Design ixu_mc_pipe, start of the top module:
module ixu_mc_pipe (
    input  wire         core_clock_i,
    input  wire         core_flush_i,
    input  wire  [17:0] data_i,
    input  wire         valid_i,
    output logic        busy_o,
    output wire  [ 5:0] rs1_o,
    output wire  [ 5:0] rs2_o,
    input  wire  [31:0] rs1_data_i,
    input  wire  [31:0] rs2_data_i,
    output wire  [ 4:0] rob_o,
    input  wire  [ 6:0] opcode_i,
    input  wire  [ 6:0] ins_type,
    input  wire         imm_i,
    input  wire  [31:0] immediate_i,
    input  wire  [ 5:0] dest_i,
    output logic [ 5:0] wakeup_dest,
    output logic        wakeup_valid,
    output logic [ 5:0] l_wakeup_dest,
    output logic        l_wakeup_valid,
    output logic [ 5:0] ixu_mc_ex_dest,
    output logic [31:0] ixu_mc_ex_data,
    output logic        ixu_mc_ex_valid,
    output logic [ 5:0] ixu_mc_wb_dest,
    output logic [31:0] ixu_mc_wb_data,
    output logic        ixu_mc_wb_valid,
    output wire  [ 4:0] pmu_ins_id_o,
    output wire         pmu_ins_valid_o
);
  assign rob_o = data_i[4:0];
  assign rs1_o = data_i[11:6];
  assign rs2_o = data_i[17:12];
  typedef enum {
    IDLE,
    DIVISION
  } mc_pipe_state_t;
  mc_pipe_state_t        mc_pipe_state;
  ...
Size in the first run: ~7100 cells after synthesis, ~310 flip-flops, roughly 61000 sq um of cells after synthesis.
==> flow/config.mk <==
export PLATFORM = sky130hd
export DESIGN_NAME = ixu_mc_pipe
export DESIGN_NICKNAME = ixu_mc_pipe
export VERILOG_FILES = /design/flow/design.v
export SDC_FILE = /design/flow/constraint.sdc
export NUM_CORES = 4
export LEC_CHECK = 0
export CAP_MARGIN = 0
export CORE_MARGIN = 2
export CORE_UTILIZATION = 70
export CTS_CLUSTER_DIAMETER = 222
export CTS_CLUSTER_SIZE = 37
export SETUP_SLACK_MARGIN = 0.4
export SLEW_MARGIN = 20
==> flow/constraint.sdc <==
create_clock -name core_clock -period 7.96 [get_ports {core_clock_i}]
set_input_delay 1.5920 -clock core_clock [delete_from_list [all_inputs] [get_ports {core_clock_i}]]
set_output_delay 1.5920 -clock core_clock [all_outputs]
set_load 0.01 [all_outputs]
run.sh (not shown) runs the stock make flow with config.mk's settings and CLKGATE_MAP_FILE=.
The baseline aborted during global routing on GRT-0232.
Edit:
CAP_MARGIN = 20   (was 0)
CORE_UTILIZATION = 66   (was 70)
CTS_CLUSTER_DIAMETER = unset   (was 222)
CTS_CLUSTER_SIZE = 61   (was 37)
clock period = 8.19 ns   (was 7.96 ns; I/O delays follow)
With this change the flow produced a layout that fails on setup timing.
Synthesized cell count stays the same.
Synthesized area stays the same.
Die size climbs by 6.0%.
Edit:
CORE_UTILIZATION = 72   (was 66)
CTS_CLUSTER_DIAMETER = 336   (was unset)
CTS_CLUSTER_SIZE = 96   (was 61)
PLACE_DENSITY = 0.38   (was unset)
clock period = 6.93 ns   (was 8.19 ns; I/O delays follow)
Now the flow ended with an error in global routing, error GRT-0116; die area falls by 8.2%; synthesized area stays the same; synthesized cell count is unchanged.
Edit:
CORE_UTILIZATION = 64   (was 72)
CTS_CLUSTER_DIAMETER = unset   (was 336)
CTS_CLUSTER_SIZE = unset   (was 96)
PLACE_DENSITY = unset   (was 0.38)
SETUP_SLACK_MARGIN = 1.4   (was 0.4)
clock period = 7.18 ns   (was 6.93 ns; I/O delays follow)
After rerunning: The changed run ran to the end with violations: setup timing. Die size rises by 12%. Synthesized area stays the same. Synthesized cell count is unchanged.
Edit:
CORE_UTILIZATION = 40   (was 64)
SETUP_SLACK_MARGIN = 0.4   (was 1.4)
clock period = 12.3 ns   (was 7.18 ns; I/O delays follow)
Effect: Now the flow ran to the end with no violations; critical path depth came out lower by 1; register-to-register slack gets better by 3200 ps; worst setup slack gains 3200 ps.

========
== the baseline ==
ixu_mc_pipe again, from the RTL that the note above started with.
export LEC_CHECK = 0
export ABC_AREA = 0
export CAP_MARGIN = 20
export CELL_PAD_IN_SITES_DETAIL_PLACEMENT = 0
export CORE_MARGIN = 2
export CORE_UTILIZATION = 71
export CTS_CLUSTER_SIZE = 21
export PLACE_DENSITY_LB_ADDON = 0.24
export SETUP_SLACK_MARGIN = 1.29
export SLEW_MARGIN = 20
create_clock -name core_clock -period 9.04 [get_ports {core_clock_i}]
The baseline: GRT-0232 in global routing (5_1_grt) -> run aborted
diff inputs: the baseline => the candidate
- changing CTS_CLUSTER_SIZE from 21 to 60
- changing CORE_UTILIZATION from 71 to 72
- changing the clock period (ns, I/O delays scaled along) from 9.04 to 8.58
Findings:
- For the candidate, the flow was terminated by a tool error in global routing (5_1_grt) and produced no final design.
- Delta (the candidate minus the baseline): cell count after placement now sits higher; synthesized cell count comparable.
- Pre-CTS setup slack delta (the candidate − the baseline): unfavourable
- The proportion of synthesized area in mux cells was comparable across the candidate and the baseline.

========
Setup of pepper:
Starting RTL as in the previous note.
clock: 4.94 ns
lec_check: 0
abc_area: 0
cap_margin: 20
cell_pad_in_sites_detail_placement: 0
core_margin: 2
core_utilization: 44
cts_cluster_size: 98
place_density_lb_addon: 0.24
setup_slack_margin: 1.29
slew_margin: 20
tns_end_percent: 15
The final report for pepper shows a completed flow and a layout that fails verification, specifically setup timing.
--- input diff pepper..yarrow ---
# pepper
export LEC_CHECK = 0
export ABC_AREA = 0
export CAP_MARGIN = 20
export CELL_PAD_IN_SITES_DETAIL_PLACEMENT = 0
export CORE_MARGIN = 2
export CORE_UTILIZATION = 44
export CTS_CLUSTER_SIZE = 98
export PLACE_DENSITY_LB_ADDON = 0.24
export SETUP_SLACK_MARGIN = 1.29
export SLEW_MARGIN = 20
export TNS_END_PERCENT = 15
create_clock -name core_clock -period 4.94 [get_ports {core_clock_i}]
# yarrow
export LEC_CHECK = 0
export ABC_AREA = 0
export CAP_MARGIN = 5
export CELL_PAD_IN_SITES_DETAIL_PLACEMENT = 0
export CORE_MARGIN = 2
export CORE_UTILIZATION = 72
export CTS_CLUSTER_SIZE = 14
export SETUP_SLACK_MARGIN = 1.29
export SLEW_MARGIN = 20
create_clock -name core_clock -period 3.74 [get_ports {core_clock_i}]
Findings:
There was hardly any difference in number of port buffers between yarrow and pepper. Number of placement rows (higher): pepper. ~same number of nets in the synthesized netlist in pepper and yarrow. yarrow: it failed during 5_1_grt, and the tool reported GRT-0116. From pepper to yarrow the numbers moved as follows: vertical die dimension -82 µm, fraction of the core area occupied by cells at floorplan +28 points, I/O pin total ~0 delta, die area -39%. Diff pepper..yarrow | share of the synthesized netlist area taken by xor and xnor gates | unchanged.
Modified inputs, garnet compared to yarrow
# yarrow
export LEC_CHECK = 0
export ABC_AREA = 0
export CAP_MARGIN = 5
export CELL_PAD_IN_SITES_DETAIL_PLACEMENT = 0
export CORE_MARGIN = 2
export CORE_UTILIZATION = 72
export CTS_CLUSTER_SIZE = 14
export SETUP_SLACK_MARGIN = 1.29
export SLEW_MARGIN = 20
create_clock -name core_clock -period 3.74 [get_ports {core_clock_i}]
# garnet
export LEC_CHECK = 0
export CAP_MARGIN = 20
export CORE_MARGIN = 2
export CORE_UTILIZATION = 40
export SETUP_SLACK_MARGIN = 0.4
export SLEW_MARGIN = 20
create_clock -name core_clock -period 8.63 [get_ports {core_clock_i}]
garnet completed every stage of the flow, and the final layout passed the timing, DRC and antenna checks. garnet vs. yarrow: average size of a mapped cell about even; chip area from the yosys synthesis statistics about even; die area rose about 80%; weighted congestion at the end of routability-driven global placement fell 0.11; total cell area at the placement stage fell about 9%. Measured against yarrow, the horizontal die dimension of garnet comes out at 1.3 times the reference value. Diff yarrow -> garnet: height of the chip has increased, cell total after placement has increased, cell count listed in synth_stat.txt has remained practically unchanged, core outline area has increased.
Relative to garnet, the following input files were edited for xenon:
# garnet
export LEC_CHECK = 0
export CAP_MARGIN = 20
export CORE_MARGIN = 2
export CORE_UTILIZATION = 40
export SETUP_SLACK_MARGIN = 0.4
export SLEW_MARGIN = 20
create_clock -name core_clock -period 8.63 [get_ports {core_clock_i}]
# xenon
export LEC_CHECK = 0
export CAP_MARGIN = 20
export CORE_MARGIN = 2
export CORE_UTILIZATION = 66
export MAX_ROUTING_LAYER = met4
export SETUP_SLACK_MARGIN = 1.1
export SLEW_MARGIN = 20
create_clock -name core_clock -period 9.0 [get_ports {core_clock_i}]
--- outcome ---
Compared with garnet, xenon instantiates a smaller number of standard cells. On xenon: die size is 39% lower than what garnet gave. Comparing xenon and garnet, the higher total instance count after detailed placement is on garnet. xenon ended up with a lower HPWL reported at the end of detailed placement than garnet did. | transition time at the pin with the least slew margin | higher: garnet |. Re portion of the clock cycle consumed by the worst path in the final layout: garnet was higher than xenon. xenon vs garnet — global-route usage rose 20 points.
The following lists how tundra was set up differently from xenon:
# xenon
export LEC_CHECK = 0
export CAP_MARGIN = 20
export CORE_MARGIN = 2
export CORE_UTILIZATION = 66
export MAX_ROUTING_LAYER = met4
export SETUP_SLACK_MARGIN = 1.1
export SLEW_MARGIN = 20
create_clock -name core_clock -period 9.0 [get_ports {core_clock_i}]
# tundra
export LEC_CHECK = 0
export CAP_MARGIN = 20
export CORE_MARGIN = 2
export CORE_UTILIZATION = 70
export CTS_CLUSTER_SIZE = 36
export SETUP_SLACK_MARGIN = -0.72
export SLEW_MARGIN = 20
create_clock -name core_clock -period 7.18 [get_ports {core_clock_i}]
### Flow results
Quantity of I/O buffers inserted on ports: tundra vs xenon identical
Area of the placeable core (higher): xenon
In the metrics for tundra and xenon, the one carrying the lower number of cells upsized or downsized after cts is tundra.
Diff tundra..xenon | floorplan net count | negligible
tundra did not finish; a tool error ended it in 5_1_grt.
Compared with xenon, tundra shows row count lower by 3.
